File: flow/design.v
`timescale 1ns / 1ps
module compff2(ce,clk,x1,img1,x2,img2,y1,img3,y2,img4);
input ce,clk;
input signed [15:0] x1,img1,x2,img2;
output reg signed [15:0] y1,img3,y2,img4;
always @(posedge clk)
begin
y1 <= x1+x2;
img3 <= img1+ img2 ;
y2 <= x1-x2;
img4 <= img1 - img2;
end
endmodule
`timescale 1ns / 1ps
module compff4(ce,clk,xa1,imga1,xa2,imga2,xa3,imga3,xa4,imga4,yb1,imgb1,yb2,imgb2,yb3,imgb3,yb4,imgb4);
input ce,clk;
input signed[15:0] xa1,imga1,xa2,imga2,xa3,imga3,xa4,imga4;
output reg signed [15:0]yb1,imgb1,yb2,imgb2,yb3,imgb3,yb4,imgb4;
wire signed [15:0] yc1,imgc1,yc2,imgc2,yc3,imgc3,yc4,imgc4;
compff2 a0(ce,clk,xa1,imga1,xa3,imga3,yc1,imgc1,yc2,imgc2);
compff2 a1(ce,clk,xa2,imga2,xa4,imga4,yc3,imgc3,yc4,imgc4);
always @(posedge clk)
begin 
yb1 <= yc1 + yc3;
imgb1 <= imgc1 + imgc3;
yb2 <= yc2 + imgc4;
imgb2 <=  imgc2 - yc4 ;
yb3 <= yc1 - yc3;
imgb3 <= imgc1 - imgc3;
yb4 <= yc2 - imgc4;
imgb4 <= imgc2 +  yc4 ;
end
endmodule
`timescale 1ns / 1ps
module compff8(ce,clk,xg1,imgg1,xg2,imgg2,xg3,imgg3,xg4,imgg4,xg5,imgg5,xg6,imgg6,xg7,imgg7,xg8,imgg8,yh1,imgh1,yh2,imgh2,yh3,imgh3,yh4,imgh4,yh5,imgh5,yh6,imgh6,yh7,imgh7,yh8,imgh8);
input ce,clk;
input signed[15:0] xg1,imgg1,xg2,imgg2,xg3,imgg3,xg4,imgg4,xg5,imgg5,xg6,imgg6,xg7,imgg7,xg8,imgg8;
output reg signed[15:0] yh1,imgh1,yh2,imgh2,yh3,imgh3,yh4,imgh4,yh5,imgh5,yh6,imgh6,yh7,imgh7,yh8,imgh8;
wire signed [15:0] ya[7:0],imga[7:0];
compff4 b1(ce,clk,xg1,imgg1,xg3,imgg3,xg5,imgg5,xg7,imgg7,ya[0],imga[0],ya[1],imga[1],ya[2],imga[2],ya[3],imga[3]);
compff4 b2(ce,clk,xg2,imgg2,xg4,imgg4,xg6,imgg6,xg8,imgg8,ya[4],imga[4],ya[5],imga[5],ya[6],imga[6],ya[7],imga[7]);
function signed [15:0] m707;
input signed [15:0] s;
reg signed [31:0] p;
begin
p = s * 32'sd23167 + 32'sd16384;
m707 = p[30:15];
end
endfunction
always @(posedge clk)                
begin
yh1 <= ya[0] + ya[4]  ;
imgh1 <= imga[0] + imga[4] ;
yh2 <= ya[1]+ m707(ya[5] + imga[5]) ;
imgh2 <= imga[1]+ m707(imga[5] - ya[5]) ;
yh3 <= ya[2] + imga[6];
imgh3 <= imga[2] - ya[6];
yh4 <= ya[3] + m707(imga[7] - ya[7]);
imgh4 <= imga[3] - m707(ya[7] + imga[7]);
yh5 <= ya[0] - ya[4];
imgh5 <= imga[0] - imga[4];
yh6 <= ya[1] - m707(ya[5] + imga[5]);
imgh6 <= imga[1] + m707( ya[5] - imga[5]);
yh7 <= ya[2] - imga[6];
imgh7 <= imga[2] + ya[6];
yh8 <= ya[3] + m707(ya[7] - imga[7]);
imgh8 <= imga[3] + m707(ya[7] + imga[7]);
end
endmodule
File: flow/run.sh
#!/bin/bash
# the make line also repeats each setting of config.mk as NAME=value (left out here)
make -C /OpenROAD-flow-scripts/flow DESIGN_CONFIG=/design/flow/config.mk WORK_HOME=/design/flow/orfs CLKGATE_MAP_FILE= finish
File: flow/config.mk
export PLATFORM = sky130hd
export DESIGN_NAME = compff8
export DESIGN_NICKNAME = compff8
export VERILOG_FILES = /design/flow/design.v
export SDC_FILE = /design/flow/constraint.sdc
export NUM_CORES = 4
export LEC_CHECK = 0
export CAP_MARGIN = 20
export CORE_MARGIN = 2
export CORE_UTILIZATION = 70
export CTS_CLUSTER_SIZE = 57
export SLEW_MARGIN = 20
File: flow/constraint.sdc
create_clock -name core_clock -period 10.0 [get_ports {clk}]
set_input_delay 2.0000 -clock core_clock [delete_from_list [all_inputs] [get_ports {clk}]]
set_output_delay 2.0000 -clock core_clock [all_outputs]
set_load 0.01 [all_outputs]
==> impl_metrics.ini, run 1 <==
; implementation run metrics
[clock_network]
clk_pin_slew_worst_paths_ns = 0.07
cts_htree_levels = 3
clockRootBuffer = clkbuf_16
cts.sink_count = 746
clock_latency_ns = 0.73
cts_buffers = 84
clock_path_buffers = 3
cts_tree = done

[run]
maxCapViolations = 0
warning_count = 460

[critical_path]
ff2ff_path_depth = 43
regToRegStartpoint = b2.yb2[0]
start_kind = register
critPathCapture = imgh2[15]
crit_path_end_kind = register
worstSetupPathDepth = 43
critPathMaxStageDelay_ns = 0.57
critical-path-top-delay-family = adder cells
critPathBufInv = 8
cp_data_required_time_ns = 10.61
path_class = register to register
startpoint = b2.yb2[0]
cp_slowest_cell = or4_4
crit_arrival_ns = 10.34
crit_top_cell = fa_1
r2r_slack_ns = 0.28
r2r_end = imgh2[15]
crit_path_max_fanout = 3

[yosys]
yosysCellCount = 9194
synth_nets = 11700
synth_adder_area_share_pct = 40.8
ys.flops = 746
async_flop_share_pct = 0
synth_cell_types = 89
simple_gate_share_pct = 8.73
ys_area_mm2 = 0.0828
ys_sh_xor_pct = 9.36
ys_seq_share_pct = 18.0
top_area_share_pct = 23.1
synthTopLogicFamily = adder cells
synthAoiAreaFrac_pct = 12.6
edf_count = 0
synthFlopType = dfxtp_1
synthTopCellsByArea = ha_1, dfxtp_1, fa_1
synth_area_leader_cell = ha_1
syn-instance-count = 9194
mux_share_pct = 0.148
synth_area_mm2 = 0.0828
ys_warn_count = 3
most_common_cell = inv_1
synth.avg_cell_area_um2 = 9.00
synthTopCellsByCount = inv_1, ha_1, dfxtp_1

[final_timing]
hold_viol_final = 0
rsz0062_at_grt = true
setup_viol = 0
fmax_mhz = 103
final.setup.tns_ns = 0
finalCritPeriodShare_pct = 97.2
worstMarginPinSlew_ns = 0.881
final.setup_skew_ns = 0.0558
hold_slack_ns = 0.626
fin_crit_ns = 9.72
slew_violations = 0
slew_headroom_pct = 39.7

[worst_hold_path]
min_path_type = register to register
holdPathStages = 2
hold_path_end = b1.imgb4[3]
hp-start = b1.a0.img4[3]

[placed_design]
place_area_mm2 = 0.0917
dp_hpwl_um = 199000
port-buffer-count = 512
gp_congestion = 1.00
placedCellCount = 11400

[global_route]
grt_overflow = 0
grt_pass1_vias = 68700
grt_max_degree = 25
antenna_found_initial = 11
grt_first_pass_wirelength_um = 366000
grt.total_usage_pct = 38.8

[detailed_routing]
drt_iter0_drc = 4580
vias_per_cell = 5.74
drc_errors = 0
first_pass_iters = 8
drtAntennaViolNets = 0
vias = 66700
routedWlPerCell_um = 20.5
wirelength_um = 238000

[floorplanning]
core_area_mm2 = 0.118
ios = 514
die_y_um = 348
die-area_mm2 = 0.121
die-width_um = 348
core_util_floorplan_pct = 70.4
rows = 126

[cells_and_area]
flop_area_mm2 = 0.0149
finalNonFillerCells = 11600
fin_area_mm2 = 0.0957
comb_area_mm2 = 0.0602
nFillCells = 7374
final_nets = 12500
area_growth_pct = 15.7

[run_status]
status = timing/DRC/antenna clean
## area by class of cell
type | instances | area share, %
clock inverter | 55 | 0.842
inverter | 2133 | 8.36
tap | 1536 | 2.01
multi-input combinational | 6203 | 62.9
sequential | 746 | 15.6
clock buffer | 98 | 2.32
timing repair buffer | 847 | 8.01
antenna | 1 | 0.00261
## per-stage QoR
step	worst slack, ns	utilization [%]
final	0.275	81.4
after global routing	-0.186	81.4
after CTS	0.0152	80.7
after detailed placement	-0.560	78.0
after global placement	-0.189	78.0
after floorplan	0.186	-
## what timing repair did
item	in CTS	in global routing
pin swaps	2	61
setup endpoints to repair	15	41
hold buffers	0	0
buffers inserted	2	20
resized	29	158
## routing by layer
layer	GRT usage [%]	wire length, um	part of all wire, %
met1	45.2	91600	38
met2	64.9	112000	47
met3	7.67	16600	7.0
met4	25.6	18300	7.7
met5	0	56	0.023
==> inputs of run 2 (changes only) <==
- ABC_AREA: not set -> 1
- CORE_UTILIZATION: 70 -> 68
- CTS_CLUSTER_DIAMETER: not set -> 216
- CTS_CLUSTER_SIZE: 57 -> not set
- clock period: 10.0 -> 8.24 ns (I/O delays scaled with it)
==> impl_metrics.ini, run 2 <==
; implementation run metrics
[run_status]
status = finished with violations
so.violations = setup timing

[yosys]
synth_area_mm2 = 0.0915
ys_seq_share_pct = 16.3
async_flop_share_pct = 0
synth_area_leader_cell = ha_1
mux_share_pct = 0
ys_sh_xor_pct = 8.79
ys.flops = 746
yosysCellCount = 11800
ys_warn_count = 3
top_area_share_pct = 20.9
synthTopCellsByCount = inv_1, nand2_1, ha_1
synth_nets = 14400
synthFlopType = dfxtp_1
syn-instance-count = 11800
synthTopCellsByArea = ha_1, dfxtp_1, fa_1
simple_gate_share_pct = 14.9
synthAoiAreaFrac_pct = 10.8
synthTopLogicFamily = adder cells
synth.avg_cell_area_um2 = 7.73
synth_adder_area_share_pct = 36.9
ys_area_mm2 = 0.0915
synth_cell_types = 54
most_common_cell = inv_1
edf_count = 0

[critical_path]
crit_arrival_ns = 8.95
regToRegStartpoint = b2.imgb4[1]
critPathCapture = imgh8[9]
r2r_end = imgh8[9]
cp_data_required_time_ns = 8.83
startpoint = b2.imgb4[1]
ff2ff_path_depth = 38
path_class = register to register
r2r_slack_ns = -0.12
critPathBufInv = 9
crit_path_max_fanout = 5
worstSetupPathDepth = 38
crit_path_end_kind = register
start_kind = register
critPathMaxStageDelay_ns = 0.53
critical-path-top-delay-family = adder cells
cp_slowest_cell = fa_1
crit_top_cell = nand2_1

[detailed_routing]
drt_iter0_drc = 9235
wirelength_um = 304000
vias = 84200
routedWlPerCell_um = 21.0
drc_errors = 0
drtAntennaViolNets = 0
vias_per_cell = 5.83
first_pass_iters = 10

[cells_and_area]
comb_area_mm2 = 0.0672
area_growth_pct = 15.3
post-route-util_pct = 79.0
final_nets = 15100
fin_area_mm2 = 0.105
nFillCells = 9047
flop_area_mm2 = 0.0149

[global_route]
grt_pass1_vias = 83700
grt.total_usage_pct = 42.1
grt_first_pass_wirelength_um = 452000
grt_overflow = 0
grt_max_degree = 29
antenna_found_initial = 22

[clock_network]
clock_latency_ns = 0.72
clockRootBuffer = clkbuf_16
clk_pin_slew_worst_paths_ns = 0.07
cts_htree_levels = 3
clock_path_buffers = 3
ctsHoldBuffers = 0
cts_buffers = 83
cts_tree = done
cts.sink_count = 746

[final_timing]
hold_viol_final = 0
worst_slack_ns = -0.120
slew_headroom_pct = 21.9
setup_viol = 5
rsz0062_at_grt = true
hold_slack_ns = 0.643
slew_violations = 0
worstMarginPinSlew_ns = 1.16
fin_crit_ns = 8.36
finalCritPeriodShare_pct = 101
fmax_mhz = 120
final.setup_skew_ns = 0.0469

[floorplanning]
die-width_um = 371
core_util_floorplan_pct = 68.5
die_y_um = 371
rows = 134
core_area_mm2 = 0.133
die-area_mm2 = 0.137
ios = 514

[worst_hold_path]
min_path_type = register to register
hold_path_end = yh3[0]
hp-start = b1.yb1[0]
holdPathStages = 3

[run]
maxCapViolations = 0
warning_count = 460

[placed_design]
dpl_worst_slack_ns = -0.156
place_area_mm2 = 0.100
dp_hpwl_um = 251000
port-buffer-count = 512
gp_congestion = 1.07
==> run 2: stage by stage <==
stage,cells,setup TNS [ns]
3_5_place_dp,14300,-0.622
6_report,14400,-0.392
3_3_place_gp,14300,0
5_1_grt,14400,-9.44
2_1_floorplan,11800,0
4_1_cts,14400,0
==> run 2: final cells by class <==
cell class	count	share of cell area (%)
Sequential cell	746	14.2
Timing Repair Buffer	862	7.38
Inverter	2763	9.85
Antenna cell	14	0.0332
Clock buffer	98	2.12
Tap cell	1768	2.10
Clock inverter	53	0.619
Multi-Input combinational cell	8143	63.7
==> run 2: layer usage <==
layer	global-route usage [%]	wire [um]	vias to the layer above
li1	-	-	38500
met1	51.2	114000	39600
met2	67.9	136000	4727
met3	9.16	30200	1312
met4	26.0	23000	20
met5	0	150	-
==> run 2: what timing repair did <==
action,4_1_cts,5_1_grt
setup buffers,2,29
setup endpoints to repair,22,93
gates resized,22,443
hold endpoints to repair,0,0
gates cloned,0,0
pin swaps,1,61
==> inputs of run 3 (changes only) <==
- CELL_PAD_IN_SITES_DETAIL_PLACEMENT: not set -> 2
- CELL_PAD_IN_SITES_GLOBAL_PLACEMENT: not set -> 3
- CORE_MARGIN: 2 -> 8
- CORE_UTILIZATION: 68 -> 20
- CTS_CLUSTER_DIAMETER: 216 -> 156
- CTS_CLUSTER_SIZE: not set -> 13
- GPL_ROUTABILITY_DRIVEN: not set -> 0
- MIN_ROUTING_LAYER: not set -> met2
- PLACE_DENSITY_LB_ADDON: not set -> 0.0
- SLEW_MARGIN: 20 -> 30
- TNS_END_PERCENT: not set -> 80
- clock period: 8.24 -> 15.5 ns (I/O delays scaled with it)
==> impl_metrics.ini, run 3 <==
; implementation run metrics
[cells_and_area]
nFillCells = 52600
area_growth_pct = 16.5
post-route-util_pct = 23.4
finalNonFillerCells = 18500
final_nets = 14800

[critical_path]
critPathCapture = imgh6[15]
worstSetupPathDepth = 32
ff2ff_path_depth = 32
r2r_end = imgh6[15]
cp_data_required_time_ns = 16.21
crit_path_max_fanout = 10
crit_arrival_ns = 11.32
path_class = register to register
start_kind = register
regToRegStartpoint = b2.yb2[4]
critical-path-top-delay-family = adder cells
r2r_slack_ns = 4.89
crit_path_end_kind = register
cp_slowest_cell = dfxtp_1
critPathBufInv = 5
startpoint = b2.yb2[4]
critPathMaxStageDelay_ns = 0.66

[detailed_routing]
first_pass_iters = 6
drt_iter0_drc = 9606
drc_errors = 0
drtAntennaViolNets = 0
vias = 110000
routedWlPerCell_um = 25.0
vias_per_cell = 5.97
wirelength_um = 461000

[clock_network]
cts.sink_count = 746
clock_path_buffers = 4
cts_htree_levels = 3
cts_resized = 0
postCtsSetupBuffers = 0
cts_tree = done
ctsHoldBuffers = 0
clk_pin_slew_worst_paths_ns = 0.07
clockRootBuffer = clkbuf_16
clock_latency_ns = 0.89
cts_buffers = 79

[yosys]
ys_seq_share_pct = 16.3
ys_area_mm2 = 0.0915
most_common_cell = inv_1
syn-instance-count = 11800
synthTopCellsByCount = inv_1, nand2_1, ha_1
synth_cell_types = 54
synthAoiAreaFrac_pct = 10.8
synth_nets = 14400
ys_sh_xor_pct = 8.79
async_flop_share_pct = 0
mux_share_pct = 0
yosysCellCount = 11800
synth_area_mm2 = 0.0915
synthFlopType = dfxtp_1
simple_gate_share_pct = 14.9
synthTopLogicFamily = adder cells
top_area_share_pct = 20.9
ys_warn_count = 3
ys.flops = 746
synth_adder_area_share_pct = 36.9
synth.avg_cell_area_um2 = 7.73
synthTopCellsByArea = ha_1, dfxtp_1, fa_1
synth_area_leader_cell = ha_1
edf_count = 0

[global_route]
antenna_found_initial = 4
grt_first_pass_wirelength_um = 648000
grt_overflow = 0
grt_max_degree = 20
grt.total_usage_pct = 28.0
grt_pass1_vias = 138000

[floorplanning]
rows = 248
core_area_mm2 = 0.456
core_util_floorplan_pct = 20.1
die-width_um = 692
die_y_um = 692
ios = 514
die-area_mm2 = 0.479

[final_timing]
rsz0062_at_grt = false
setup_viol = 0
worst_slack_ns = 4.89
fin_crit_ns = 10.61
slew_violations = 0
slew_headroom_pct = 26.7
fmax_mhz = 94.3
worstMarginPinSlew_ns = 1.10
hold_viol_final = 0
finalCritPeriodShare_pct = 68.4
final.setup.tns_ns = 0
final.setup_skew_ns = 0.0888

[worst_hold_path]
hold_path_end = b2.imgb4[15]
min_path_type = register to register
hp-start = b2.a0.img4[15]
holdPathStages = 2

[placed_design]
port-buffer-count = 512
dp_hpwl_um = 397000
dpl_worst_slack_ns = 5.07
placedCellCount = 18200

[run]
warning_count = 458
maxCapViolations = 0

[run_status]
status = timing/DRC/antenna clean
==> run 3: metrics by stage <==
stage | hold WS (ns) | area (um2)
2_1_floorplan | 0.512 | 91500
3_3_place_gp | 0.600 | 104000
3_5_place_dp | 0.602 | 104000
4_1_cts | 0.613 | 106000
5_1_grt | 0.624 | 106000
6_report | 0.603 | 107000
==> run 3: layer usage <==
layer | track usage, % | wire length [um] | vias up
li1 | - | - | 37700
met5 | 6.13 | 2930 | -
met1 | - | 0 | 39200
met4 | 2.02 | 11900 | 59
met2 | 32.6 | 239000 | 32200
met3 | 41.0 | 207000 | 1043
==> run 3: layout make-up <==
cell class              count  area [um2]  share of cell area [%]
diodes                    144         360                   0.338
clock buffers              85        2060                    1.93
clock inverters            15         185                   0.174
inverters                2763       10400                    9.73
multi-input cells        8143       65700                    61.6
flip-flops and latches    746       14900                    14.0
well taps                6000        7510                    7.04
repair buffers            558        5470                    5.13
==> inputs of run 4 (changes only) <==
- ABC_AREA: 1 -> not set
- CELL_PAD_IN_SITES_DETAIL_PLACEMENT: 2 -> not set
- CELL_PAD_IN_SITES_GLOBAL_PLACEMENT: 3 -> not set
- CORE_MARGIN: 8 -> 2
- CORE_UTILIZATION: 20 -> 70
- CTS_CLUSTER_DIAMETER: 156 -> 371
- CTS_CLUSTER_SIZE: 13 -> 55
- GPL_ROUTABILITY_DRIVEN: 0 -> not set
- HOLD_SLACK_MARGIN: not set -> 0.3
- MIN_ROUTING_LAYER: met2 -> not set
- PLACE_DENSITY_LB_ADDON: 0.0 -> not set
- SETUP_SLACK_MARGIN: not set -> -0.61
- SLEW_MARGIN: 30 -> 20
- TNS_END_PERCENT: 80 -> not set
- clock period: 15.5 -> 8.54 ns (I/O delays scaled with it)
==> impl_metrics.ini, run 4 <==
; physical design summary
[run_status]
status = stopped before the end
haltStage = global routing (5_1_grt)

[yosys]
mux_share_pct = 0.148
async_flop_share_pct = 0
synth_area_mm2 = 0.0828
ys_sh_xor_pct = 9.36
ys_warn_count = 3
ys_area_mm2 = 0.0828
synth_area_leader_cell = ha_1
edf_count = 0
syn-instance-count = 9194
synthAoiAreaFrac_pct = 12.6
synthFlopType = dfxtp_1
synthTopCellsByArea = ha_1, dfxtp_1, fa_1
ys_seq_share_pct = 18.0
synth.avg_cell_area_um2 = 9.00
most_common_cell = inv_1
synth_nets = 11700
simple_gate_share_pct = 8.73
ys.flops = 746
synthTopLogicFamily = adder cells
top_area_share_pct = 23.1
synth_adder_area_share_pct = 40.8
synth_cell_types = 89
yosysCellCount = 9194
synthTopCellsByCount = inv_1, ha_1, dfxtp_1

[placed_design]
dpl_worst_slack_ns = -1.61
port-buffer-count = 512
gp_congestion = 1.01
placedCellCount = 12100
place_area_mm2 = 0.0969
dp_hpwl_um = 212000

[floorplanning]
die_y_um = 348
die-width_um = 348
core_util_floorplan_pct = 70.4
ios = 514
rows = 126
core_area_mm2 = 0.118
die-area_mm2 = 0.121

[clock_network]
clockRootBuffer = clkbuf_16
cts_buffers = 17
cts.sink_count = 746
cts_htree_levels = 1
clock_path_buffers = 3
[run 4: through the flow]
| step | hold slack, ns |
|---|---|
| 2_1_floorplan | 0.512 |
| 3_3_place_gp | 0.590 |
| 3_5_place_dp | 0.601 |
| 4_1_cts | 0.630 |
[run 4: timing repair]
item	in CTS
pin swaps	148
setup buffers	52
hold buffers	0
resized	258
endpoints found under the setup margin	59
==> inputs of run 5 (changes only) <==
- CAP_MARGIN: 20 -> 5
- CORE_UTILIZATION: 70 -> 72
- CTS_CLUSTER_DIAMETER: 371 -> 41
- CTS_CLUSTER_SIZE: 55 -> 24
- HOLD_SLACK_MARGIN: 0.3 -> not set
- PLACE_DENSITY: not set -> 0.65
- SETUP_SLACK_MARGIN: -0.61 -> -0.55
- clock period: 8.54 -> 8.3 ns (I/O delays scaled with it)
==> impl_metrics.ini, run 5 <==
; physical design summary
[yosys]
synth_area_mm2 = 0.0828
ys_seq_share_pct = 18.0
synth_nets = 11700
ys.flops = 746
ys_warn_count = 3
synth_cell_types = 89
edf_count = 0
async_flop_share_pct = 0
synth_adder_area_share_pct = 40.8
synthFlopType = dfxtp_1
synth_area_leader_cell = ha_1
most_common_cell = inv_1
simple_gate_share_pct = 8.73
ys_area_mm2 = 0.0828
synthTopLogicFamily = adder cells
synthTopCellsByCount = inv_1, ha_1, dfxtp_1
synthAoiAreaFrac_pct = 12.6
ys_sh_xor_pct = 9.36
top_area_share_pct = 23.1
mux_share_pct = 0.148
syn-instance-count = 9194
yosysCellCount = 9194
synth.avg_cell_area_um2 = 9.00
synthTopCellsByArea = ha_1, dfxtp_1, fa_1

[global_route]
grt_overflow = 147
grt.total_usage_pct = 70.1

[clock_network]
cts_buffers = 105
cts_htree_levels = 3
clockRootBuffer = clkbuf_16
cts.sink_count = 746
clock_path_buffers = 3
ctsHoldBuffers = 0

[floorplanning]
die-width_um = 343
rows = 124
ios = 514
die_y_um = 343
core_util_floorplan_pct = 72.5
core_area_mm2 = 0.114
die-area_mm2 = 0.118

[run_status]
error_line = [ERROR GRT-0232] Routing congestion too high. Check the congestion heatmap in the GUI.
status = stopped before the end
haltStage = global routing (5_1_grt)

[placed_design]
gp_congestion = 1.02
dp_hpwl_um = 220000
dpl_worst_slack_ns = -1.75
placedCellCount = 12200
port-buffer-count = 512
-- run 5: through the flow --
step	TNS [ns]	util, %	area, um2
CTS	-38.55	91.2	104000
detailed placement	-77.67	85.5	97700
global placement	-44.34	85.5	97700
floorplan	-11.27	-	83100
-- run 5: timing repair --
item	4_1_cts
pin swaps	278
gates cloned	1
endpoints found under the setup margin	73
buffers inserted	102
resized	419
-- run 5: layer usage --
| layer | GRT overflow | global-route usage, % |
|---|---|---|
| met1 | 10 | 70.1 |
| met2 | 65 | 88.9 |
| met3 | 9 | 53.2 |
| met4 | 59 | 64.6 |
| met5 | 4 | 36.7 |
==> inputs of run 6 (changes only) <==
- CAP_MARGIN: 5 -> 15
- CELL_PAD_IN_SITES_DETAIL_PLACEMENT: not set -> 0
- CELL_PAD_IN_SITES_GLOBAL_PLACEMENT: not set -> 1
- CORE_UTILIZATION: 72 -> 71
- CTS_CLUSTER_DIAMETER: 41 -> 29
- CTS_CLUSTER_SIZE: 24 -> 13
- GPL_ROUTABILITY_DRIVEN: not set -> 1
- MIN_ROUTING_LAYER: not set -> met1
- PLACE_DENSITY: 0.65 -> not set
- SETUP_SLACK_MARGIN: -0.55 -> 2.59
- TNS_END_PERCENT: not set -> 80
- clock period: 8.3 -> 8.88 ns (I/O delays scaled with it)
==> impl_metrics.ini, run 6 <==
; physical design summary
[floorplanning]
ios = 514
core_area_mm2 = 0.116
rows = 125
core_util_floorplan_pct = 71.4
die-width_um = 345
die_y_um = 345
die-area_mm2 = 0.119

[yosys]
synth_area_leader_cell = ha_1
synthTopCellsByArea = ha_1, dfxtp_1, fa_1
synth_nets = 11700
synth_area_mm2 = 0.0828
most_common_cell = inv_1
syn-instance-count = 9194
ys_sh_xor_pct = 9.36
synthAoiAreaFrac_pct = 12.6
synthTopLogicFamily = adder cells
yosysCellCount = 9194
synth.avg_cell_area_um2 = 9.00
async_flop_share_pct = 0
synthTopCellsByCount = inv_1, ha_1, dfxtp_1
mux_share_pct = 0.148
edf_count = 0
ys_area_mm2 = 0.0828
top_area_share_pct = 23.1
ys_warn_count = 3
synth_cell_types = 89
simple_gate_share_pct = 8.73
synth_adder_area_share_pct = 40.8
ys.flops = 746
ys_seq_share_pct = 18.0
synthFlopType = dfxtp_1

[run_status]
error_line = [ERROR GPL-0301] Utilization 102.818 % exceeds 100%.
status = stopped before the end
haltStage = global placement (3_3_place_gp)
==> inputs of run 7 (changes only) <==
- CAP_MARGIN: 15 -> 20
- CELL_PAD_IN_SITES_DETAIL_PLACEMENT: 0 -> not set
- CELL_PAD_IN_SITES_GLOBAL_PLACEMENT: 1 -> not set
- CORE_UTILIZATION: 71 -> 70
- CTS_CLUSTER_DIAMETER: 29 -> not set
- CTS_CLUSTER_SIZE: 13 -> 22
- GPL_ROUTABILITY_DRIVEN: 1 -> not set
- MAX_ROUTING_LAYER: not set -> met4
- MIN_ROUTING_LAYER: met1 -> not set
- SETUP_SLACK_MARGIN: 2.59 -> not set
- TNS_END_PERCENT: 80 -> not set
- clock period: 8.88 -> 9.0 ns (I/O delays scaled with it)
==> impl_metrics.ini, run 7 <==
; physical design summary
[yosys]
simple_gate_share_pct = 8.73
synth_adder_area_share_pct = 40.8
ys_sh_xor_pct = 9.36
ys_seq_share_pct = 18.0
ys_warn_count = 3
syn-instance-count = 9194
synthAoiAreaFrac_pct = 12.6
yosysCellCount = 9194
async_flop_share_pct = 0
top_area_share_pct = 23.1
synth.avg_cell_area_um2 = 9.00
synth_cell_types = 89
synth_area_leader_cell = ha_1
ys_area_mm2 = 0.0828
synth_nets = 11700
synthTopCellsByCount = inv_1, ha_1, dfxtp_1
ys.flops = 746
mux_share_pct = 0.148
most_common_cell = inv_1
edf_count = 0
synthFlopType = dfxtp_1
synth_area_mm2 = 0.0828
synthTopLogicFamily = adder cells
synthTopCellsByArea = ha_1, dfxtp_1, fa_1

[placed_design]
dpl_worst_slack_ns = -1.11
place_area_mm2 = 0.0954
gp_congestion = 1.04
dp_hpwl_um = 210000
placedCellCount = 11900
port-buffer-count = 512

[clock_network]
clock_path_buffers = 3
ctsHoldBuffers = 0
cts_buffers = 82
clockRootBuffer = clkbuf_16
cts.sink_count = 746
cts_htree_levels = 3

[run_status]
haltStage = global routing (5_1_grt)
status = stopped before the end

[floorplanning]
die-width_um = 348
die-area_mm2 = 0.121
core_util_floorplan_pct = 70.4
core_area_mm2 = 0.118
die_y_um = 348
rows = 126
ios = 514
[run 7: stage by stage]
step	utilization (%)
after global placement	81.1
after detailed placement	81.1
after floorplan	-
after CTS	85.4
[run 7: what timing repair did]
item | CTS
setup endpoints to repair | 65
gates resized | 339
pin swaps | 247
setup buffers | 83
==> inputs of run 8 (changes only) <==
- CORE_UTILIZATION: 70 -> 17
- CTS_CLUSTER_SIZE: 22 -> not set
- MAX_ROUTING_LAYER: met4 -> not set
- clock period: 9.0 -> 19.0 ns (I/O delays scaled with it)
==> impl_metrics.ini, run 8 <==
; implementation run metrics
[run]
maxCapViolations = 0
warning_count = 457

[detailed_routing]
drt_iter0_drc = 2949
drtAntennaViolNets = 0
wirelength_um = 287000
routedWlPerCell_um = 17.5
vias_per_cell = 3.80
first_pass_iters = 6
drc_errors = 0
vias = 62400

[yosys]
mux_share_pct = 0.148
synth_area_leader_cell = ha_1
ys_warn_count = 3
ys.flops = 746
syn-instance-count = 9194
synthAoiAreaFrac_pct = 12.6
synthTopCellsByArea = ha_1, dfxtp_1, fa_1
most_common_cell = inv_1
synthFlopType = dfxtp_1
simple_gate_share_pct = 8.73
yosysCellCount = 9194
synth_nets = 11700
async_flop_share_pct = 0
top_area_share_pct = 23.1
edf_count = 0
synthTopCellsByCount = inv_1, ha_1, dfxtp_1
synthTopLogicFamily = adder cells
synth_adder_area_share_pct = 40.8
ys_sh_xor_pct = 9.36
ys_area_mm2 = 0.0828
synth.avg_cell_area_um2 = 9.00
synth_cell_types = 89
ys_seq_share_pct = 18.0
synth_area_mm2 = 0.0828

[critical_path]
cp_slowest_cell = xnor2_2
r2r_end = yh6[15]
crit_top_cell = fa_1
critical-path-top-delay-family = adder cells
r2r_slack_ns = 7.93
startpoint = b2.imgb2[0]
critPathBufInv = 4
critPathMaxStageDelay_ns = 0.71
crit_path_max_fanout = 6
regToRegStartpoint = b2.imgb2[0]
critPathCapture = yh6[15]
crit_path_end_kind = register
path_class = register to register
worstSetupPathDepth = 38
ff2ff_path_depth = 38
start_kind = register
crit_arrival_ns = 11.65
cp_data_required_time_ns = 19.58

[final_timing]
final.setup_skew_ns = 0.0406
setup_viol = 0
slew_violations = 0
hold_viol_final = 0
hold_slack_ns = 0.607
slew_headroom_pct = 6.25
fmax_mhz = 90.3
finalCritPeriodShare_pct = 58.3
worstMarginPinSlew_ns = 1.40
worst_slack_ns = 7.93
final.setup.tns_ns = 0
rsz0062_at_grt = false
fin_crit_ns = 11.07

[global_route]
grt_pass1_vias = 62700
grt_first_pass_wirelength_um = 412000
antenna_found_initial = 89
grt_overflow = 0
grt_max_degree = 24
grt.total_usage_pct = 11.4

[worst_hold_path]
hp-start = b1.yb3[15]
holdPathStages = 2
min_path_type = register to register
hold_path_end = yh7[15]

[floorplanning]
core_area_mm2 = 0.486
rows = 256
die_y_um = 702
core_util_floorplan_pct = 17.0
die-area_mm2 = 0.492
die-width_um = 702
ios = 514

[clock_network]
cts_resized = 0
cts_buffers = 92
postCtsSetupBuffers = 0
cts_htree_levels = 3
cts.sink_count = 746
clockRootBuffer = clkbuf_16
cts_tree = done
clock_path_buffers = 3
ctsHoldBuffers = 0
clk_pin_slew_worst_paths_ns = 0.07
clock_latency_ns = 0.75

[placed_design]
dpl_worst_slack_ns = 7.92
dp_hpwl_um = 253000
port-buffer-count = 512
placedCellCount = 16100
gp_congestion = 0.910

[cells_and_area]
area_growth_pct = 20.5
final_nets = 12300
finalNonFillerCells = 16400
nFillCells = 53700

[run_status]
status = timing/DRC/antenna clean
-- run 8: area by class of cell --
| cell class | count | area [um2] | share of cell area (%) |
|---|---|---|---|
| multi-input cells | 6203 | 59500 | 59.7 |
| flip-flops and latches | 746 | 14900 | 15.0 |
| well taps | 6450 | 8070 | 8.09 |
| inverters | 2133 | 8010 | 8.03 |
| repair buffers | 578 | 5620 | 5.64 |
| clock buffers | 110 | 2460 | 2.47 |
| clock inverters | 58 | 766 | 0.768 |
| diodes | 152 | 380 | 0.381 |
-- run 8: layer usage --
metal	track usage [%]	vias up	wire length, um
met5	0	-	140
met4	6.77	22	16900
met3	1.95	350	14100
met2	19.0	1277	135000
met1	13.7	29900	121000
li1	-	30900	-
-- run 8: stage by stage --
stage	utilization, %	instance area (um2)
floorplan	-	82800
global placement	19.8	96100
detailed placement	19.8	96100
CTS	20.5	99300
global route	20.5	99700
finish	20.5	99700
==> inputs of run 9 (changes only) <==
- CORE_UTILIZATION: 17 -> 40
- SETUP_SLACK_MARGIN: not set -> 2.27
- clock period: 19.0 -> 11.2 ns (I/O delays scaled with it)
==> impl_metrics.ini, run 9 <==
; implementation run metrics
[yosys]
ys_warn_count = 3
mux_share_pct = 0.148
ys_seq_share_pct = 18.0
ys_sh_xor_pct = 9.36
synth_area_leader_cell = ha_1
syn-instance-count = 9194
synthFlopType = dfxtp_1
ys.flops = 746
synthTopCellsByCount = inv_1, ha_1, dfxtp_1
async_flop_share_pct = 0
synthTopLogicFamily = adder cells
simple_gate_share_pct = 8.73
most_common_cell = inv_1
synth_area_mm2 = 0.0828
synth.avg_cell_area_um2 = 9.00
synthTopCellsByArea = ha_1, dfxtp_1, fa_1
top_area_share_pct = 23.1
yosysCellCount = 9194
synth_adder_area_share_pct = 40.8
synthAoiAreaFrac_pct = 12.6
ys_area_mm2 = 0.0828
edf_count = 0
synth_nets = 11700
synth_cell_types = 89

[final_timing]
setup_viol = 0
rsz0062_at_grt = true
slew_headroom_pct = 15.4
final.setup_skew_ns = 0.0831
hold_slack_ns = 0.604
worstMarginPinSlew_ns = 1.26
finalCritPeriodShare_pct = 83.7
fmax_mhz = 107
slew_violations = 0
fin_crit_ns = 9.38
hold_viol_final = 0
final.setup.tns_ns = 0

[critical_path]
crit_arrival_ns = 10.02
cp_data_required_time_ns = 11.85
critPathBufInv = 7
regToRegStartpoint = b2.yb2[0]
start_kind = register
crit_path_max_fanout = 4
critical-path-top-delay-family = adder cells
path_class = register to register
cp_slowest_cell = fa_1
critPathMaxStageDelay_ns = 0.54
crit_path_end_kind = register
r2r_slack_ns = 1.82
crit_top_cell = fa_1
ff2ff_path_depth = 41
r2r_end = yh8[15]
worstSetupPathDepth = 41
critPathCapture = yh8[15]
startpoint = b2.yb2[0]

[clock_network]
clock_path_buffers = 3
cts_htree_levels = 3
cts.sink_count = 746
cts_buffers = 89
cts_tree = done
clockRootBuffer = clkbuf_16
clock_latency_ns = 0.77
clk_pin_slew_worst_paths_ns = 0.06

[run]
warning_count = 460
maxCapViolations = 0

[worst_hold_path]
hp-start = b1.a0.img4[0]
hold_path_end = b1.imgb2[0]
holdPathStages = 3
min_path_type = register to register

[cells_and_area]
area_growth_pct = 21.9
final_nets = 12600

[global_route]
grt_max_degree = 23
grt_overflow = 0
grt_first_pass_wirelength_um = 375000
grt.total_usage_pct = 23.1
grt_pass1_vias = 65400
antenna_found_initial = 50

[detailed_routing]
drc_errors = 0
routedWlPerCell_um = 19.4
vias = 64500
vias_per_cell = 5.02
wirelength_um = 249000
drt_iter0_drc = 3393
drtAntennaViolNets = 0
first_pass_iters = 6

[floorplanning]
core_area_mm2 = 0.205
ios = 514
rows = 166
die-width_um = 459
die-area_mm2 = 0.211
die_y_um = 459
core_util_floorplan_pct = 40.3

[run_status]
status = timing/DRC/antenna clean

[placed_design]
gp_congestion = 0.946
dp_hpwl_um = 210000
port-buffer-count = 512
run 9: repair_timing:
item | 4_1_cts | 5_1_grt
setup endpoints to repair | 85 | 58
hold buffers | 0 | 0
resized | 444 | 312
pin swaps | 207 | 214
setup buffers | 187 | 132
run 9: through the flow:
stage	std cells	cell area (um2)	setup WS, ns	util [%]
after floorplan	9194	83000	2.18	-
after global placement	12300	91500	0.920	44.6
after detailed placement	12300	91500	0.859	44.6
after CTS	12700	98200	1.94	47.9
after global routing	12900	101000	1.53	49.2
final	12900	101000	1.82	49.2
run 9: per-layer routing:
metal	part of all wire [%]	GRT usage, %	up-vias
met5	0.097	0	-
met4	4.7	10.0	40
met3	5.1	3.37	352
met2	46	37.8	1538
met1	44	30.3	31200
li1	-	-	31400
run 9: layout make-up:
type,instances,area (um2)
sequential,746,15000
antenna,41,103
tap,2688,3360
clock buffer,109,2360
fill,19000,104000
clock inverter,53,683
inverter,2133,8040
timing repair buffer,886,8040
multi-input combinational,6203,63300
==> inputs of run 10 (changes only) <==
- CORE_UTILIZATION: 40 -> 68
- CTS_CLUSTER_SIZE: not set -> 99
- SETUP_SLACK_MARGIN: 2.27 -> not set
- clock period: 11.2 -> 8.01 ns (I/O delays scaled with it)
==> impl_metrics.ini, run 10 <==
; physical design summary
[yosys]
synthFlopType = dfxtp_1
simple_gate_share_pct = 8.73
synth.avg_cell_area_um2 = 9.00
synth_cell_types = 89
mux_share_pct = 0.148
ys_warn_count = 3
synth_area_leader_cell = ha_1
edf_count = 0
synth_area_mm2 = 0.0828
ys_seq_share_pct = 18.0
syn-instance-count = 9194
synthAoiAreaFrac_pct = 12.6
synthTopCellsByArea = ha_1, dfxtp_1, fa_1
ys_area_mm2 = 0.0828
most_common_cell = inv_1
ys_sh_xor_pct = 9.36
synth_adder_area_share_pct = 40.8
yosysCellCount = 9194
synthTopLogicFamily = adder cells
async_flop_share_pct = 0
synth_nets = 11700
top_area_share_pct = 23.1
synthTopCellsByCount = inv_1, ha_1, dfxtp_1
ys.flops = 746

[placed_design]
gp_congestion = 1.00
placedCellCount = 12300
port-buffer-count = 512
dpl_worst_slack_ns = -1.83
dp_hpwl_um = 214000

[clock_network]
clockRootBuffer = clkbuf_16
clock_path_buffers = 3
cts.sink_count = 746
cts_buffers = 83
cts_htree_levels = 3

[global_route]
grt.total_usage_pct = 78.9
grt_overflow = 516

[floorplanning]
die-area_mm2 = 0.125
rows = 127
core_area_mm2 = 0.120
ios = 514
die-width_um = 353
core_util_floorplan_pct = 68.8
die_y_um = 353

[run_status]
status = stopped before the end
error_line = [ERROR GRT-0232] Routing congestion too high. Check the congestion heatmap in the GUI.
haltStage = global routing (5_1_grt)
==> run 10: repair_timing <==
action / 4_1_cts
resized: 449
buffers inserted: 150
hold endpoints to repair: 0
setup endpoints to repair: 101
hold buffers: 0
pin swaps: 252
==> run 10: metal layers <==
layer	track usage (%)	overflow
met2	92.1	215
met1	79.6	60
met3	68.7	57
met4	71.5	177
met5	50.5	7
==> run 10: through the flow <==
step / area [um2] / hold WS, ns
4_1_cts: 104000 / 0.611
3_5_place_dp: 98500 / 0.604
3_3_place_gp: 98500 / 0.591
2_1_floorplan: 83800 / 0.512
==> inputs of run 11 (changes only) <==
- CORE_UTILIZATION: 68 -> 67
- CTS_CLUSTER_SIZE: 99 -> 25
- clock period: 8.01 -> 11.5 ns (I/O delays scaled with it)
==> impl_metrics.ini, run 11 <==
; implementation run metrics
[floorplanning]
rows = 128
die-area_mm2 = 0.126
die-width_um = 355
die_y_um = 355
ios = 514
core_util_floorplan_pct = 67.7
core_area_mm2 = 0.122

[final_timing]
worstMarginPinSlew_ns = 1.07
fmax_mhz = 91.7
setup_viol = 0
slew_violations = 0
worst_slack_ns = 0.590
final.setup.tns_ns = 0
hold_viol_final = 0
finalCritPeriodShare_pct = 94.9
slew_headroom_pct = 28.7
fin_crit_ns = 10.91
hold_slack_ns = 0.609
final.setup_skew_ns = 0.0590

[critical_path]
start_kind = register
critPathMaxStageDelay_ns = 0.58
ff2ff_path_depth = 41
crit_path_max_fanout = 9
crit_arrival_ns = 11.49
regToRegStartpoint = b2.imgb2[0]
r2r_slack_ns = 0.59
startpoint = b2.imgb2[0]
cp_data_required_time_ns = 12.08
cp_slowest_cell = or4_1
r2r_end = imgh2[15]
critPathCapture = imgh2[15]
crit_path_end_kind = register
path_class = register to register
critPathBufInv = 7
critical-path-top-delay-family = adder cells
worstSetupPathDepth = 41
crit_top_cell = fa_1

[yosys]
top_area_share_pct = 23.1
synth_cell_types = 89
ys.flops = 746
ys_sh_xor_pct = 9.36
async_flop_share_pct = 0
syn-instance-count = 9194
synth_adder_area_share_pct = 40.8
synth.avg_cell_area_um2 = 9.00
synthTopCellsByArea = ha_1, dfxtp_1, fa_1
ys_area_mm2 = 0.0828
synthAoiAreaFrac_pct = 12.6
synthTopCellsByCount = inv_1, ha_1, dfxtp_1
yosysCellCount = 9194
ys_warn_count = 3
synthTopLogicFamily = adder cells
edf_count = 0
ys_seq_share_pct = 18.0
most_common_cell = inv_1
mux_share_pct = 0.148
synth_nets = 11700
synthFlopType = dfxtp_1
synth_area_leader_cell = ha_1
simple_gate_share_pct = 8.73
synth_area_mm2 = 0.0828

[clock_network]
cts_tree = done
clockRootBuffer = clkbuf_16
clock_latency_ns = 0.72
cts.sink_count = 746
cts_buffers = 84
ctsHoldBuffers = 0
cts_htree_levels = 3
clock_path_buffers = 3
clk_pin_slew_worst_paths_ns = 0.07

[run_status]
status = timing/DRC/antenna clean

[cells_and_area]
finalNonFillerCells = 11400
fin_area_mm2 = 0.0931
area_growth_pct = 12.5
final_nets = 12200

[worst_hold_path]
min_path_type = register to register
hp-start = b1.yb3[15]
hold_path_end = yh7[15]
holdPathStages = 2

[placed_design]
port-buffer-count = 512
placedCellCount = 11300
place_area_mm2 = 0.0898
gp_congestion = 1.00
dpl_worst_slack_ns = 0.610
dp_hpwl_um = 193000

[detailed_routing]
drt_iter0_drc = 3930
routedWlPerCell_um = 19.8
vias = 64300
wirelength_um = 226000
drc_errors = 0
vias_per_cell = 5.62
first_pass_iters = 6
drtAntennaViolNets = 0

[global_route]
grt_first_pass_wirelength_um = 352000
grt.total_usage_pct = 35.7
grt_max_degree = 26
antenna_found_initial = 17
grt_pass1_vias = 65900
grt_overflow = 0

[run]
maxCapViolations = 0
warning_count = 459
-- run 11: timing repair --
action                                  4_1_cts  5_1_grt
resized                                       0        1
endpoints found under the setup margin        0        1
setup buffers                                 0        2
-- run 11: final cells by class --
class | count | area, um2
inverter | 2133 | 8010
antenna | 5 | 12.5
tap | 1625 | 2030
sequential | 746 | 14900
timing repair buffer | 563 | 5510
fill | 8752 | 29100
clock inverter | 53 | 800
multi-input combinational | 6203 | 59400
clock buffer | 105 | 2380
-- run 11: routing by layer --
layer / vias up / global-route usage (%) / share of wire [%]
li1: 30700 / - / -
met1: 31000 / 42.9 / 40
met2: 1989 / 59.3 / 46
met3: 554 / 6.25 / 6.4
met4: 10 / 22.8 / 7.4
met5: - / 0 / 0.033
-- run 11: through the flow --
stage / utilization [%]
2_1_floorplan: -
3_3_place_gp: 73.5
3_5_place_dp: 73.5
4_1_cts: 76.1
5_1_grt: 76.2
6_report: 76.2
==> inputs of run 12 (changes only) <==
- CAP_MARGIN: 20 -> 30
- CELL_PAD_IN_SITES_DETAIL_PLACEMENT: not set -> 1
- CELL_PAD_IN_SITES_GLOBAL_PLACEMENT: not set -> 1
- CORE_ASPECT_RATIO: not set -> 0.84
- CORE_MARGIN: 2 -> 7
- CORE_UTILIZATION: 67 -> 40
- CTS_CLUSTER_SIZE: 25 -> not set
- GPL_TIMING_DRIVEN: not set -> 0
- HOLD_SLACK_MARGIN: not set -> -0.06
- MAX_ROUTING_LAYER: not set -> met4
- PLACE_DENSITY: not set -> 0.65
- clock period: 11.5 -> 12.0 ns (I/O delays scaled with it)
==> impl_metrics.ini, run 12 <==
; implementation run metrics
[detailed_routing]
vias_per_cell = 5.03
vias = 63500
drt_iter0_drc = 2591
wirelength_um = 266000
drtAntennaViolNets = 0
drc_errors = 0
first_pass_iters = 5
routedWlPerCell_um = 21.1

[worst_hold_path]
holdPathStages = 2
hold_path_end = b2.imgb3[5]
min_path_type = register to register
hp-start = b2.a0.img3[5]

[critical_path]
crit_top_cell = fa_1
worstSetupPathDepth = 37
ff2ff_path_depth = 37
cp_data_required_time_ns = 12.59
crit_path_end_kind = register
critPathMaxStageDelay_ns = 0.65
cp_slowest_cell = a211oi_1
r2r_slack_ns = 0.51
crit_arrival_ns = 12.08
critPathBufInv = 6
path_class = register to register
crit_path_max_fanout = 8
startpoint = b2.imgb4[2]
regToRegStartpoint = b2.imgb4[2]
critical-path-top-delay-family = adder cells
critPathCapture = imgh8[15]
r2r_end = imgh8[15]
start_kind = register

[clock_network]
clockRootBuffer = clkbuf_16
cts_tree = done
cts_buffers = 92
clock_latency_ns = 0.80
cts.sink_count = 746
cts_htree_levels = 3
ctsHoldBuffers = 0
clk_pin_slew_worst_paths_ns = 0.06
clock_path_buffers = 3

[yosys]
most_common_cell = inv_1
synthTopCellsByArea = ha_1, dfxtp_1, fa_1
ys_sh_xor_pct = 9.36
mux_share_pct = 0.148
top_area_share_pct = 23.1
ys_warn_count = 3
yosysCellCount = 9194
synthAoiAreaFrac_pct = 12.6
synth_cell_types = 89
ys.flops = 746
edf_count = 0
synth_area_leader_cell = ha_1
ys_seq_share_pct = 18.0
synth_area_mm2 = 0.0828
simple_gate_share_pct = 8.73
syn-instance-count = 9194
synthFlopType = dfxtp_1
synth.avg_cell_area_um2 = 9.00
synthTopLogicFamily = adder cells
synth_nets = 11700
async_flop_share_pct = 0
synth_adder_area_share_pct = 40.8
ys_area_mm2 = 0.0828
synthTopCellsByCount = inv_1, ha_1, dfxtp_1

[final_timing]
fmax_mhz = 87.0
final.setup_skew_ns = 0.0817
setup_viol = 0
finalCritPeriodShare_pct = 95.7
final.setup.tns_ns = 0
hold_viol_final = 0
slew_headroom_pct = 27.4
worstMarginPinSlew_ns = 1.08
slew_violations = 0
fin_crit_ns = 11.49

[cells_and_area]
fin_area_mm2 = 0.0951
final_nets = 12300
area_growth_pct = 14.9
post-route-util_pct = 46.4

[global_route]
grt_first_pass_wirelength_um = 406000
antenna_found_initial = 25
grt_max_degree = 24
grt_pass1_vias = 69400
grt.total_usage_pct = 24.5
grt_overflow = 0

[floorplanning]
die-area_mm2 = 0.220
ios = 514
die-width_um = 510
core_area_mm2 = 0.205
die_y_um = 431
core_util_floorplan_pct = 40.4
rows = 152

[run_status]
status = timing/DRC/antenna clean

[placed_design]
place_area_mm2 = 0.0917
dp_hpwl_um = 234000
gp_congestion = 0.909
port-buffer-count = 512

[run]
maxCapViolations = 0
warning_count = 457
## run 12: layer usage
| layer | wire length (um) | GRT usage (%) |
|---|---|---|
| met1 | 124000 | 31.7 |
| met2 | 124000 | 40.4 |
| met3 | 8820 | 2.98 |
| met4 | 9810 | 7.41 |
| met5 | 0 | - |
## run 12: timing repair
action | 4_1_cts | 5_1_grt
setup endpoints to repair | 0 | 4
setup buffers | 0 | 2
gates resized | 0 | 10
## run 12: metrics by stage
step                hold slack, ns  std cells  setup WS, ns
finish                       0.625      12600         0.511
floorplan                    0.512       9194          2.19
detailed placement           0.610      12400         0.195
global route                 0.661      12600      -0.00285
CTS                          0.639      12600         0.147
global placement             0.625      12400         0.193
## run 12: area by class of cell
| cell class | count | area, um2 |
|---|---|---|
| fillers | 23800 | 110000 |
| multi-input cells | 6203 | 59600 |
| clock buffers | 118 | 2540 |
| repair buffers | 542 | 5420 |
| plain buffers | 112 | 464 |
| flip-flops and latches | 746 | 14900 |
| diodes | 21 | 52.6 |
| inverters | 2133 | 8010 |
| well taps | 2695 | 3370 |
| clock inverters | 52 | 702 |
==> inputs of run 13 (changes only) <==
- CAP_MARGIN: 30 -> 20
- CELL_PAD_IN_SITES_DETAIL_PLACEMENT: 1 -> not set
- CELL_PAD_IN_SITES_GLOBAL_PLACEMENT: 1 -> not set
- CORE_ASPECT_RATIO: 0.84 -> not set
- CORE_MARGIN: 7 -> 2
- CORE_UTILIZATION: 40 -> 64
- GPL_TIMING_DRIVEN: 0 -> not set
- HOLD_SLACK_MARGIN: -0.06 -> not set
- MAX_ROUTING_LAYER: met4 -> not set
- PLACE_DENSITY: 0.65 -> not set
- SETUP_SLACK_MARGIN: not set -> 2.39
- clock period: 12.0 -> 10.2 ns (I/O delays scaled with it)
==> impl_metrics.ini, run 13 <==
; implementation run metrics
[floorplanning]
rows = 131
die-width_um = 364
die-area_mm2 = 0.132
core_util_floorplan_pct = 64.7
die_y_um = 364
core_area_mm2 = 0.128
ios = 514

[yosys]
async_flop_share_pct = 0
edf_count = 0
synth_nets = 11700
top_area_share_pct = 23.1
synth_cell_types = 89
synthTopCellsByCount = inv_1, ha_1, dfxtp_1
ys_sh_xor_pct = 9.36
ys_warn_count = 3
synthTopCellsByArea = ha_1, dfxtp_1, fa_1
synth.avg_cell_area_um2 = 9.00
ys_area_mm2 = 0.0828
synth_area_mm2 = 0.0828
synthTopLogicFamily = adder cells
synth_adder_area_share_pct = 40.8
synthFlopType = dfxtp_1
synthAoiAreaFrac_pct = 12.6
syn-instance-count = 9194
most_common_cell = inv_1
ys_seq_share_pct = 18.0
simple_gate_share_pct = 8.73
synth_area_leader_cell = ha_1
mux_share_pct = 0.148
ys.flops = 746
yosysCellCount = 9194

[global_route]
grt_pass1_vias = 67300
grt_max_degree = 27
grt_overflow = 0
grt.total_usage_pct = 35.9
grt_first_pass_wirelength_um = 367000
antenna_found_initial = 37

[final_timing]
hold_viol_final = 0
final.setup_skew_ns = 0.0413
worstMarginPinSlew_ns = 1.11
fin_crit_ns = 9.68
slew_violations = 0
finalCritPeriodShare_pct = 94.9
hold_slack_ns = 0.594
fmax_mhz = 103
slew_headroom_pct = 25.8
setup_viol = 0
rsz0062_at_grt = true
final.setup.tns_ns = 0

[clock_network]
cts_htree_levels = 3
clk_pin_slew_worst_paths_ns = 0.06
ctsHoldBuffers = 0
cts_buffers = 86
clock_latency_ns = 0.73
clock_path_buffers = 3
clockRootBuffer = clkbuf_16
cts_tree = done
cts.sink_count = 746

[critical_path]
crit_arrival_ns = 10.24
crit_path_max_fanout = 3
critPathBufInv = 8
worstSetupPathDepth = 42
crit_top_cell = fa_1
crit_path_end_kind = register
cp_slowest_cell = or4_4
critical-path-top-delay-family = adder cells
start_kind = register
cp_data_required_time_ns = 10.75
r2r_slack_ns = 0.52
startpoint = b2.yb2[0]
r2r_end = imgh2[13]
path_class = register to register
critPathCapture = imgh2[13]
ff2ff_path_depth = 42
critPathMaxStageDelay_ns = 0.57
regToRegStartpoint = b2.yb2[0]

[detailed_routing]
vias_per_cell = 5.66
drtAntennaViolNets = 1
routedWlPerCell_um = 21.1
drc_errors = 0
first_pass_iters = 7
drt_iter0_drc = 5103
vias = 67100
wirelength_um = 250000

[cells_and_area]
comb_area_mm2 = 0.0634
flop_area_mm2 = 0.0150
nFillCells = 8588
final_nets = 12500
finalNonFillerCells = 11800
area_growth_pct = 20.3

[worst_hold_path]
hold_path_end = b2.yb1[0]
min_path_type = register to register
holdPathStages = 3
hp-start = b2.a0.y2[0]

[run]
maxCapViolations = 0
warning_count = 462

[placed_design]
gp_congestion = 0.968
dp_hpwl_um = 198000
port-buffer-count = 512
placedCellCount = 11400

[run_status]
so.violations = antenna rules
status = finished with violations
==> run 13: final cells by class <==
| class | instances | area share [%] |
|---|---|---|
| multi-input cells | 6203 | 63.7 |
| flip-flops and latches | 746 | 15.0 |
| inverters | 2133 | 8.10 |
| repair buffers | 862 | 7.98 |
| clock buffers | 109 | 2.42 |
| well taps | 1729 | 2.17 |
| clock inverters | 42 | 0.561 |
| diodes | 23 | 0.0578 |
==> run 13: timing repair <==
action,in CTS,in global routing
pin swaps,260,217
endpoints found under the setup margin,112,112
buffers inserted,178,99
gates resized,386,262
==> run 13: per-layer routing <==
layer	global-route usage [%]	vias up	wire (um)
li1	-	31400	-
met1	44.4	32500	99600
met2	58.9	2492	116000
met3	6.66	717	17700
met4	20.3	22	17200
met5	0	-	187
==> run 13: stage by stage <==
step,utilization (%),worst slack (ns),cell area (um2)
after floorplan,-,1.23,83800
after global routing,77.7,0.304,99500
after CTS,76.1,1.05,97400
after detailed placement,71.2,0.267,91100
after global placement,71.2,0.398,91100
final,77.8,0.516,99500
==> inputs of run 14 (changes only) <==
- CORE_UTILIZATION: 64 -> 71
- CTS_CLUSTER_SIZE: not set -> 55
- SETUP_SLACK_MARGIN: 2.39 -> not set
- clock period: 10.2 -> 9.07 ns (I/O delays scaled with it)
==> impl_metrics.ini, run 14 <==
; physical design summary
[yosys]
synthTopCellsByArea = ha_1, dfxtp_1, fa_1
ys.flops = 746
ys_sh_xor_pct = 9.36
synth_nets = 11700
synthFlopType = dfxtp_1
synth_cell_types = 89
top_area_share_pct = 23.1
ys_seq_share_pct = 18.0
synth_area_leader_cell = ha_1
ys_area_mm2 = 0.0828
yosysCellCount = 9194
synthTopLogicFamily = adder cells
simple_gate_share_pct = 8.73
synth.avg_cell_area_um2 = 9.00
async_flop_share_pct = 0
most_common_cell = inv_1
edf_count = 0
synthTopCellsByCount = inv_1, ha_1, dfxtp_1
syn-instance-count = 9194
ys_warn_count = 3
synth_area_mm2 = 0.0828
mux_share_pct = 0.148
synth_adder_area_share_pct = 40.8
synthAoiAreaFrac_pct = 12.6

[placed_design]
port-buffer-count = 512
gp_congestion = 1.01
place_area_mm2 = 0.0952
dpl_worst_slack_ns = -0.836
dp_hpwl_um = 204000

[clock_network]
cts_htree_levels = 3
ctsHoldBuffers = 0
clockRootBuffer = clkbuf_16
cts.sink_count = 746
clock_path_buffers = 3
cts_buffers = 82

[floorplanning]
die-area_mm2 = 0.119
rows = 125
core_util_floorplan_pct = 71.4
die-width_um = 345
core_area_mm2 = 0.116
ios = 514
die_y_um = 345

[run_status]
status = stopped before the end
haltStage = global routing (5_1_grt)
==> run 14: what timing repair did <==
item / in CTS
gates resized: 293
buffers inserted: 68
pin swaps: 185
setup endpoints to repair: 58
==> run 14: per-stage QoR <==
step / util [%] / instances
floorplan: - / 9194
global placement: 82.1 / 11900
detailed placement: 82.1 / 11900
CTS: 86.3 / 12100
==> inputs of run 15 (changes only) <==
- ABC_AREA: not set -> 1
- CORE_UTILIZATION: 71 -> 66
- CTS_CLUSTER_SIZE: 55 -> not set
- SETUP_SLACK_MARGIN: not set -> 2.51
- SLEW_MARGIN: 20 -> 40
- clock period: 9.07 -> 9.6 ns (I/O delays scaled with it)
==> impl_metrics.ini, run 15 <==
; physical design summary
[run_status]
status = stopped before the end
haltStage = global routing (5_1_grt)

[yosys]
ys_area_mm2 = 0.0915
synthFlopType = dfxtp_1
synthTopCellsByArea = ha_1, dfxtp_1, fa_1
yosysCellCount = 11800
synth_area_mm2 = 0.0915
synth_nets = 14400
ys_seq_share_pct = 16.3
synthAoiAreaFrac_pct = 10.8
top_area_share_pct = 20.9
synth_adder_area_share_pct = 36.9
synthTopCellsByCount = inv_1, nand2_1, ha_1
syn-instance-count = 11800
ys_sh_xor_pct = 8.79
ys_warn_count = 3
synth_area_leader_cell = ha_1
ys.flops = 746
mux_share_pct = 0
edf_count = 0
most_common_cell = inv_1
synthTopLogicFamily = adder cells
async_flop_share_pct = 0
synth.avg_cell_area_um2 = 7.73
synth_cell_types = 54
simple_gate_share_pct = 14.9

[clock_network]
clock_path_buffers = 3
cts_htree_levels = 3
clockRootBuffer = clkbuf_16
cts_buffers = 84
cts.sink_count = 746
ctsHoldBuffers = 0

[floorplanning]
core_area_mm2 = 0.137
die-area_mm2 = 0.142
core_util_floorplan_pct = 66.5
rows = 136
die-width_um = 376
die_y_um = 376
ios = 514

[placed_design]
placedCellCount = 14000
gp_congestion = 1.08
dp_hpwl_um = 248000
port-buffer-count = 512
run 15: repair_timing:
action / CTS
gates resized: 1039
setup endpoints to repair: 124
pin swaps: 374
setup buffers: 375
hold endpoints to repair: 0
run 15: through the flow:
stage	util (%)	area (um2)	setup WS (ns)	hold slack, ns
2_1_floorplan	-	92900	2.32	0.512
4_1_cts	80.2	110000	1.94	0.594
3_3_place_gp	72.4	99500	0.981	0.584
3_5_place_dp	72.5	99600	0.662	0.588
==> inputs of run 16 (changes only) <==
- ABC_AREA: 1 -> 0
- CELL_PAD_IN_SITES_DETAIL_PLACEMENT: not set -> 2
- CELL_PAD_IN_SITES_GLOBAL_PLACEMENT: not set -> 3
- CORE_MARGIN: 2 -> 4
- CTS_CLUSTER_DIAMETER: not set -> 156
- CTS_CLUSTER_SIZE: not set -> 40
- GPL_ROUTABILITY_DRIVEN: not set -> 0
- HOLD_SLACK_MARGIN: not set -> 0.22
- MAX_ROUTING_LAYER: not set -> met4
- MIN_ROUTING_LAYER: not set -> met1
- PLACE_DENSITY_LB_ADDON: not set -> 0.0
- SETUP_SLACK_MARGIN: 2.51 -> 3.66
- SLEW_MARGIN: 40 -> 35
- TNS_END_PERCENT: not set -> 80
- clock period: 9.6 -> 15.5 ns (I/O delays scaled with it)
==> impl_metrics.ini, run 16 <==
; physical design summary
[yosys]
synthTopLogicFamily = adder cells
synth_area_leader_cell = ha_1
top_area_share_pct = 23.1
synthFlopType = dfxtp_1
mux_share_pct = 0.148
simple_gate_share_pct = 8.73
ys.flops = 746
yosysCellCount = 9194
synth.avg_cell_area_um2 = 9.00
edf_count = 0
ys_warn_count = 3
most_common_cell = inv_1
synthAoiAreaFrac_pct = 12.6
syn-instance-count = 9194
synthTopCellsByCount = inv_1, ha_1, dfxtp_1
synthTopCellsByArea = ha_1, dfxtp_1, fa_1
ys_seq_share_pct = 18.0
async_flop_share_pct = 0
ys_sh_xor_pct = 9.36
synth_adder_area_share_pct = 40.8
synth_area_mm2 = 0.0828
synth_cell_types = 89
ys_area_mm2 = 0.0828
synth_nets = 11700

[floorplanning]
die-area_mm2 = 0.131
rows = 129
core_area_mm2 = 0.124
die-width_um = 362
die_y_um = 362
core_util_floorplan_pct = 66.7

[run_status]
error_line = [ERROR FLW-0024] Place density exceeds 1.0 (current PLACE_DENSITY_LB_ADDON =  0.0). Please check if the value of  PLACE_DENSITY_LB_ADDON is between 0 and 0.99.
haltStage = global placement without I/O (3_1_place_gp_skip_io)
status = stopped before the end
